==> flow/design.v (excerpt) <==
module JAM (
input CLK,
input RST,
output reg [2:0] W,
output reg [2:0] J,
input [6:0] Cost,
output [3:0] MatchCount,
output [9:0] MinCost,
output Valid );
parameter INIT  = 4'b0000;
parameter COMP  = 4'b0001;
parameter CHAN  = 4'b0010;
parameter FIND  = 4'b0011;
parameter EXCH  = 4'b0100;
parameter REV   = 4'b0101;
parameter GIVE  = 4'b0110;
parameter COUNT = 4'b0111;
parameter VALID = 4'b1000;
reg [3:0] curr_state;
reg [3:0] next_state;
parameter [0:3*128-1] mapTbl = {3'd7, 3'd6, 3'd5, 3'd6, 3'd4, 3'd6, 3'd5, 3'd6, 3'd3, 3'd6, 3'd5, 3'd6, 3'd4, 3'd6, 3'd5, 3'd6,
                            	3'd2, 3'd6, 3'd5, 3'd6, 3'd4, 3'd6, 3'd5, 3'd6, 3'd3, 3'd6, 3'd5, 3'd6, 3'd4, 3'd6, 3'd5, 3'd6,
                            	3'd1, 3'd6, 3'd5, 3'd6, 3'd4, 3'd6, 3'd5, 3'd6, 3'd3, 3'd6, 3'd5, 3'd6, 3'd4, 3'd6, 3'd5, 3'd6,
                	            3'd2, 3'd6, 3'd5, 3'd6, 3'd4, 3'd6, 3'd5, 3'd6, 3'd3, 3'd6, 3'd5, 3'd6, 3'd4, 3'd6, 3'd5, 3'd6,
                		  	    3'd0, 3'd6, 3'd5, 3'd6, 3'd4, 3'd6, 3'd5, 3'd6, 3'd3, 3'd6, 3'd5, 3'd6, 3'd4, 3'd6, 3'd5, 3'd6,
                			    3'd2, 3'd6, 3'd5, 3'd6, 3'd4, 3'd6, 3'd5, 3'd6, 3'd3, 3'd6, 3'd5, 3'd6, 3'd4, 3'd6, 3'd5, 3'd6,
                			    3'd1, 3'd6, 3'd5, 3'd6, 3'd4, 3'd6, 3'd5, 3'd6, 3'd3, 3'd6, 3'd5, 3'd6, 3'd4, 3'd6, 3'd5, 3'd6,
                				3'd2, 3'd6, 3'd5, 3'd6, 3'd4, 3'd6, 3'd5, 3'd6, 3'd3, 3'd6, 3'd5, 3'd6, 3'd4, 3'd6, 3'd5, 3'd6};
reg [0:6] compare;
reg [3:0] permutation [0:7];
reg [3:0] permutation_rot [0:7];
reg [3:0] permutation_ex [0:7];
reg [1:0] FIND_count;
wire [2:0] rot;
wire done;
reg [3:0] matchcount;
reg [9:0] mincost;
always@(posedge CLK) begin
	if(RST) curr_state <= INIT;
	else    curr_state <= next_state; 
end 
always@(*)begin
	case (curr_state)
	INIT  : next_state = COMP;
	COMP  : next_state = CHAN;  
	CHAN  : next_state = FIND;  
	FIND  : if(FIND_count==2) next_state = EXCH;  
	        else next_state = FIND;
	EXCH  : next_state = REV;  
	REV   : next_state = GIVE;  
	GIVE  : next_state = COUNT;
	COUNT : if(done) next_state = VALID;
			else next_state = COMP;
	VALID : next_state =  INIT;
	default : next_state = INIT;
	endcase
end
reg [3:0] count;
reg [9:0] cost;
reg start;
  ...
For scale: about 1600 cells after synthesis, ~160 flip-flops, roughly 30 I/O pins, about 14000 um2 of cells after synthesis.
clock: 3.5 ns
lec_check: 0
cap_margin: 20
cell_pad_in_sites_global_placement: 1
core_aspect_ratio: 0.96
core_margin: 5
core_utilization: 26
cts_cluster_size: 60
gpl_routability_driven: 1
hold_slack_margin: -0.08
max_routing_layer: met4
place_density_lb_addon: 0.29
slew_margin: 30
tns_end_percent: 45
run.sh (not shown) runs the stock make flow with config.mk's settings and CLKGATE_MAP_FILE=.
The starting point reached the layout checks and failed them: negative setup slack.
Change:
- CORE_ASPECT_RATIO: 0.96 -> not set
- CORE_MARGIN: 5 -> 2
- CORE_UTILIZATION: 26 -> 57
- CTS_CLUSTER_SIZE: 60 -> 44
- HOLD_SLACK_MARGIN: -0.08 -> not set
- MAX_ROUTING_LAYER: met4 -> met5
- PLACE_DENSITY_LB_ADDON: 0.29 -> not set
- clock period: 3.5 -> 5.1 ns (I/O delays scaled with it)
The new run completed and failed the layout checks on negative setup slack.
Clock-buffer cell count is lower by 2.
Total power fell by about 30%.
Setup slack improved by 1.5 ns.
Wire length fell by 5.8%.
Critical path depth stays the same.
Via count increases by 1.8%.
Die area decreases by about 56%.
Change:
- CORE_MARGIN: 2 -> 5
- CORE_UTILIZATION: 57 -> 26
- CTS_CLUSTER_DIAMETER: not set -> 259
- CTS_CLUSTER_SIZE: 44 -> 91
- PLACE_DENSITY_LB_ADDON: not set -> 0.29
- SETUP_SLACK_MARGIN: not set -> 0.7
- clock period: 5.1 -> 3.5 ns (I/O delays scaled with it)
=> The new run completed, yet does not pass: negative setup slack; worst setup slack gets worse by 1.6 ns; clock power came out higher by 29%; maximum frequency grows by 0.55%; power rises by 39%; synthesized cell count stays the same; count of clock-buffer cells in the layout is higher by 4; register-to-register slack degrades by 1.6 ns; die area came out higher by about 130%; non-clock buffer count went up by 33.
Change:
- CELL_PAD_IN_SITES_GLOBAL_PLACEMENT: 1 -> not set
- CORE_MARGIN: 5 -> 2
- CORE_UTILIZATION: 26 -> 18
- CTS_CLUSTER_DIAMETER: 259 -> not set
- CTS_CLUSTER_SIZE: 91 -> not set
- GPL_ROUTABILITY_DRIVEN: 1 -> not set
- MAX_ROUTING_LAYER: met5 -> not set
- PLACE_DENSITY_LB_ADDON: 0.29 -> not set
- SETUP_SLACK_MARGIN: 0.7 -> not set
- SLEW_MARGIN: 30 -> 20
- TNS_END_PERCENT: 45 -> not set
- clock period: 3.5 -> 9.22 ns (I/O delays scaled with it)
With this change the flow finished with timing, DRC and antenna clean.
Fmax shrinks by a quarter to a third.
Final area shrinks by about a fifth.
Count of clock-buffer cells in the layout shrinks by 3.
Total power shrinks by well over a third.

* * *

The RTL this note starts from:
==> flow/design.v <==
module JAM (
input CLK,
input RST,
output reg [2:0] W,
output reg [2:0] J,
input [6:0] Cost,
output [3:0] MatchCount,
output [9:0] MinCost,
output Valid );
parameter INIT  = 4'b0000;
parameter COMP  = 4'b0001;
parameter CHAN  = 4'b0010;
parameter FIND  = 4'b0011;
parameter EXCH  = 4'b0100;
parameter REV   = 4'b0101;
parameter GIVE  = 4'b0110;
parameter COUNT = 4'b0111;
parameter VALID = 4'b1000;
reg [3:0] curr_state;
reg [3:0] next_state;
parameter [0:3*128-1] mapTbl = {3'd7, 3'd6, 3'd5, 3'd6, 3'd4, 3'd6, 3'd5, 3'd6, 3'd3, 3'd6, 3'd5, 3'd6, 3'd4, 3'd6, 3'd5, 3'd6,
                            	3'd2, 3'd6, 3'd5, 3'd6, 3'd4, 3'd6, 3'd5, 3'd6, 3'd3, 3'd6, 3'd5, 3'd6, 3'd4, 3'd6, 3'd5, 3'd6,
                            	3'd1, 3'd6, 3'd5, 3'd6, 3'd4, 3'd6, 3'd5, 3'd6, 3'd3, 3'd6, 3'd5, 3'd6, 3'd4, 3'd6, 3'd5, 3'd6,
                	            3'd2, 3'd6, 3'd5, 3'd6, 3'd4, 3'd6, 3'd5, 3'd6, 3'd3, 3'd6, 3'd5, 3'd6, 3'd4, 3'd6, 3'd5, 3'd6,
                		  	    3'd0, 3'd6, 3'd5, 3'd6, 3'd4, 3'd6, 3'd5, 3'd6, 3'd3, 3'd6, 3'd5, 3'd6, 3'd4, 3'd6, 3'd5, 3'd6,
                			    3'd2, 3'd6, 3'd5, 3'd6, 3'd4, 3'd6, 3'd5, 3'd6, 3'd3, 3'd6, 3'd5, 3'd6, 3'd4, 3'd6, 3'd5, 3'd6,
                			    3'd1, 3'd6, 3'd5, 3'd6, 3'd4, 3'd6, 3'd5, 3'd6, 3'd3, 3'd6, 3'd5, 3'd6, 3'd4, 3'd6, 3'd5, 3'd6,
                				3'd2, 3'd6, 3'd5, 3'd6, 3'd4, 3'd6, 3'd5, 3'd6, 3'd3, 3'd6, 3'd5, 3'd6, 3'd4, 3'd6, 3'd5, 3'd6};
reg [0:6] compare;
reg [3:0] permutation [0:7];
reg [3:0] permutation_rot [0:7];
reg [3:0] permutation_ex [0:7];
reg [1:0] FIND_count;
wire [2:0] rot;
wire done;
reg [3:0] matchcount;
reg [9:0] mincost;
always@(posedge CLK) begin
	if(RST) curr_state <= INIT;
	else    curr_state <= next_state; 
end 
always@(*)begin
	case (curr_state)
	INIT  : next_state = COMP;
	COMP  : next_state = CHAN;  
	CHAN  : next_state = FIND;  
	FIND  : if(FIND_count==2) next_state = EXCH;  
	        else next_state = FIND;
	EXCH  : next_state = REV;  
	REV   : next_state = GIVE;  
	GIVE  : next_state = COUNT;
	COUNT : if(done) next_state = VALID;
			else next_state = COMP;
	VALID : next_state =  INIT;
	default : next_state = INIT;
	endcase
end
reg [3:0] count;
reg [9:0] cost;
reg start;
always@(posedge CLK) begin
	if(RST) start <= 0;
	else if(~RST) start <= 1;
	else start <= start;
end 
always@(posedge CLK) begin
	if(RST) begin
		W <= 0;
		J <= 0;
		count <= 1;
	end
	else begin
		W <= count >= 8 ? 0 : count;
		J <= permutation[count >= 8 ? 0 : count];
		if(count == 10) begin
			count <= 2;
			W <= 1;
			J <= permutation[1];
		end
		else begin
			count <= count + 1;
		end
	end
end
always@(posedge CLK) begin
	if(curr_state==INIT) begin
		mincost <= 10'd1023;
		matchcount <= 0;
		cost <= 0;
	end
	else if(start)begin
		cost <= cost + Cost;
		if(count == 10) begin
			if(cost < mincost)begin
				mincost <= cost;
				matchcount <= 1;
			end
			else if(cost == mincost)begin
				matchcount <= matchcount + 1;
			end
			cost <= 0;
		end
	end
end
assign MatchCount = matchcount;
assign MinCost = mincost;
always@(posedge CLK)begin
	if(curr_state == COMP) begin
		compare[6] <= permutation[6] < permutation[7];
		compare[5] <= permutation[5] < permutation[6];
		compare[4] <= permutation[4] < permutation[5];
		compare[3] <= permutation[3] < permutation[4];
		compare[2] <= permutation[2] < permutation[3];
		compare[1] <= permutation[1] < permutation[2];
		compare[0] <= permutation[0] < permutation[1];
	end
end
assign rot = mapTbl[compare*3+:3];
always @(posedge CLK) begin
	if(curr_state == CHAN) begin
  		permutation_rot[0] <= 0<=rot || (0>rot && permutation[0]<permutation[rot]) ? 8 : permutation[0];
  		permutation_rot[1] <= 1<=rot || (1>rot && permutation[1]<permutation[rot]) ? 8 : permutation[1];
  		permutation_rot[2] <= 2<=rot || (2>rot && permutation[2]<permutation[rot]) ? 8 : permutation[2];
  		permutation_rot[3] <= 3<=rot || (3>rot && permutation[3]<permutation[rot]) ? 8 : permutation[3];
  		permutation_rot[4] <= 4<=rot || (4>rot && permutation[4]<permutation[rot]) ? 8 : permutation[4];
  		permutation_rot[5] <= 5<=rot || (5>rot && permutation[5]<permutation[rot]) ? 8 : permutation[5];
  		permutation_rot[6] <= 6<=rot || (6>rot && permutation[6]<permutation[rot]) ? 8 : permutation[6];
  		permutation_rot[7] <= 7<=rot || (7>rot && permutation[7]<permutation[rot]) ? 8 : permutation[7];
  	end
end
reg [2:0] minIdx1;
reg [2:0] minIdx2;
reg [2:0] minIdx3;
reg [2:0] minIdx4;
reg [2:0] minIdx11;
reg [2:0] minIdx22;
reg [2:0] minIdx;
always@(posedge CLK)begin
	if(curr_state==INIT) begin
		FIND_count <= 0;
	end
	if(curr_state==FIND && FIND_count==0)begin
		minIdx4 <= permutation_rot[7] > permutation_rot[6] ? 6 : 7;
		minIdx3 <= permutation_rot[5] > permutation_rot[4] ? 4 : 5;
		minIdx2 <= permutation_rot[3] > permutation_rot[2] ? 2 : 3;
		minIdx1 <= permutation_rot[1] > permutation_rot[0] ? 0 : 1;
		FIND_count <= 1;
	end
	else if(curr_state==FIND && FIND_count==1)begin
		minIdx22 <= permutation_rot[minIdx4] > permutation_rot[minIdx3] ? minIdx3 : minIdx4;
		minIdx11 <= permutation_rot[minIdx2] > permutation_rot[minIdx1] ? minIdx1 : minIdx2;
		FIND_count <= 2;
	end
	else if(curr_state==FIND && FIND_count==2)begin
		minIdx <= permutation_rot[minIdx22] > permutation_rot[minIdx11] ? minIdx11 : minIdx22;
		FIND_count <= 0;
	end
	else begin
		FIND_count <= 0;
	end
end
always@(posedge CLK) begin
	if(curr_state==COMP) begin
		permutation_ex[0] <= permutation[0];
		permutation_ex[1] <= permutation[1];
		permutation_ex[2] <= permutation[2];
		permutation_ex[3] <= permutation[3];
		permutation_ex[4] <= permutation[4];
		permutation_ex[5] <= permutation[5];
		permutation_ex[6] <= permutation[6];
		permutation_ex[7] <= permutation[7];
	end
	else if(curr_state==EXCH) begin
		permutation_ex[rot] <= permutation[minIdx];
		permutation_ex[minIdx] <= permutation[rot];
	end
	else if(curr_state == REV)begin
		if(0>rot)
			permutation_ex[0] <= permutation_ex[7-(0-rot-1)];
		if(1>rot)
			permutation_ex[1] <= permutation_ex[7-(1-rot-1)];
		if(2>rot)
			permutation_ex[2] <= permutation_ex[7-(2-rot-1)];
		if(3>rot)
			permutation_ex[3] <= permutation_ex[7-(3-rot-1)];
		if(4>rot)
			permutation_ex[4] <= permutation_ex[7-(4-rot-1)];
		if(5>rot)
			permutation_ex[5] <= permutation_ex[7-(5-rot-1)];
		if(6>rot)
			permutation_ex[6] <= permutation_ex[7-(6-rot-1)];
		if(7>rot)
			permutation_ex[7] <= permutation_ex[7-(7-rot-1)];
	end
end
always@(posedge CLK)begin
	if(curr_state == INIT) begin
		permutation[0] <= 0;
		permutation[1] <= 1;
		permutation[2] <= 2;
		permutation[3] <= 3;
		permutation[4] <= 4;
		permutation[5] <= 5;
		permutation[6] <= 6;
		permutation[7] <= 7;
	end
	else if(curr_state == GIVE) begin
		permutation[0] <= permutation_ex[0];
		permutation[1] <= permutation_ex[1];
		permutation[2] <= permutation_ex[2];
		permutation[3] <= permutation_ex[3];
		permutation[4] <= permutation_ex[4];
		permutation[5] <= permutation_ex[5];
		permutation[6] <= permutation_ex[6];
		permutation[7] <= permutation_ex[7];
	end
end
assign done = compare==0;
assign Valid = (curr_state == VALID);
endmodule
Settings: LEC_CHECK=0, CAP_MARGIN=20, CORE_MARGIN=2, CORE_UTILIZATION=58, CTS_CLUSTER_DIAMETER=384, CTS_CLUSTER_SIZE=53, PLACE_DENSITY=0.83, SETUP_SLACK_MARGIN=0.33, SLEW_MARGIN=20; clock period 6.2 ns.
Next try:
==> flow/config.mk (replaced) <==
export PLATFORM = sky130hd
export DESIGN_NAME = JAM
export DESIGN_NICKNAME = JAM
export VERILOG_FILES = /design/flow/design.v
export SDC_FILE = /design/flow/constraint.sdc
export NUM_CORES = 4
export LEC_CHECK = 0
export ABC_AREA = 1
export CAP_MARGIN = 20
export CELL_PAD_IN_SITES_GLOBAL_PLACEMENT = 2
export CORE_MARGIN = 2
export CORE_UTILIZATION = 40
export CTS_CLUSTER_DIAMETER = 292
export GPL_ROUTABILITY_DRIVEN = 0
export SLEW_MARGIN = 20
The new run went through all stages and came out clean.
Count of clock-buffer cells in the layout is higher by 2.
Final cell count is higher by 9.2%.
Worst setup slack improved by 0.36 ns.
Die size is higher by 30%.
Synthesized cell count is higher by 11%.
Clock power is lower by about 5%.
Non-clock buffer count is lower by 113.
Fmax is higher by 6.3%.
Next try:
==> flow/config.mk (replaced) <==
export PLATFORM = sky130hd
export DESIGN_NAME = JAM
export DESIGN_NICKNAME = JAM
export VERILOG_FILES = /design/flow/design.v
export SDC_FILE = /design/flow/constraint.sdc
export NUM_CORES = 4
export LEC_CHECK = 0
export CAP_MARGIN = 20
export CORE_MARGIN = 2
export CORE_UTILIZATION = 57
export SLEW_MARGIN = 20
==> flow/constraint.sdc (replaced) <==
create_clock -name core_clock -period 3.67 [get_ports {CLK}]
set_input_delay 0.7340 -clock core_clock [delete_from_list [all_inputs] [get_ports {CLK}]]
set_output_delay 0.7340 -clock core_clock [all_outputs]
set_load 0.01 [all_outputs]
The changed run finished but fails on negative setup slack.
Die area fell by 22%.
Area after synthesis rose by 11%.
Core utilization came out higher by 34 points.
Power rises by 82%.
Wire length went up by 26%.
Sequential power rose by 71%.
Register-to-register slack loses 2.9 ns.
Via count is higher by 24%.
Design area climbs by 38%.
Clock power rises by 81%.
Next try:
--- a/flow/config.mk
+++ b/flow/config.mk
@@ -8,4 +8,5 @@
 export CAP_MARGIN = 20
 export CORE_MARGIN = 2
-export CORE_UTILIZATION = 57
+export CORE_UTILIZATION = 72
+export PLACE_DENSITY = 0.64
 export SLEW_MARGIN = 20
==> flow/constraint.sdc (replaced) <==
create_clock -name core_clock -period 4.97 [get_ports {CLK}]
set_input_delay 0.9940 -clock core_clock [delete_from_list [all_inputs] [get_ports {CLK}]]
set_output_delay 0.9940 -clock core_clock [all_outputs]
set_load 0.01 [all_outputs]
Effect:
- This time the run did not get past global routing (5_1_grt), error GRT-0116
- die area came out lower by 20%
- synthesized cell count stays the same
- synthesized area is unchanged
Power and IR drop assume default switching activity.
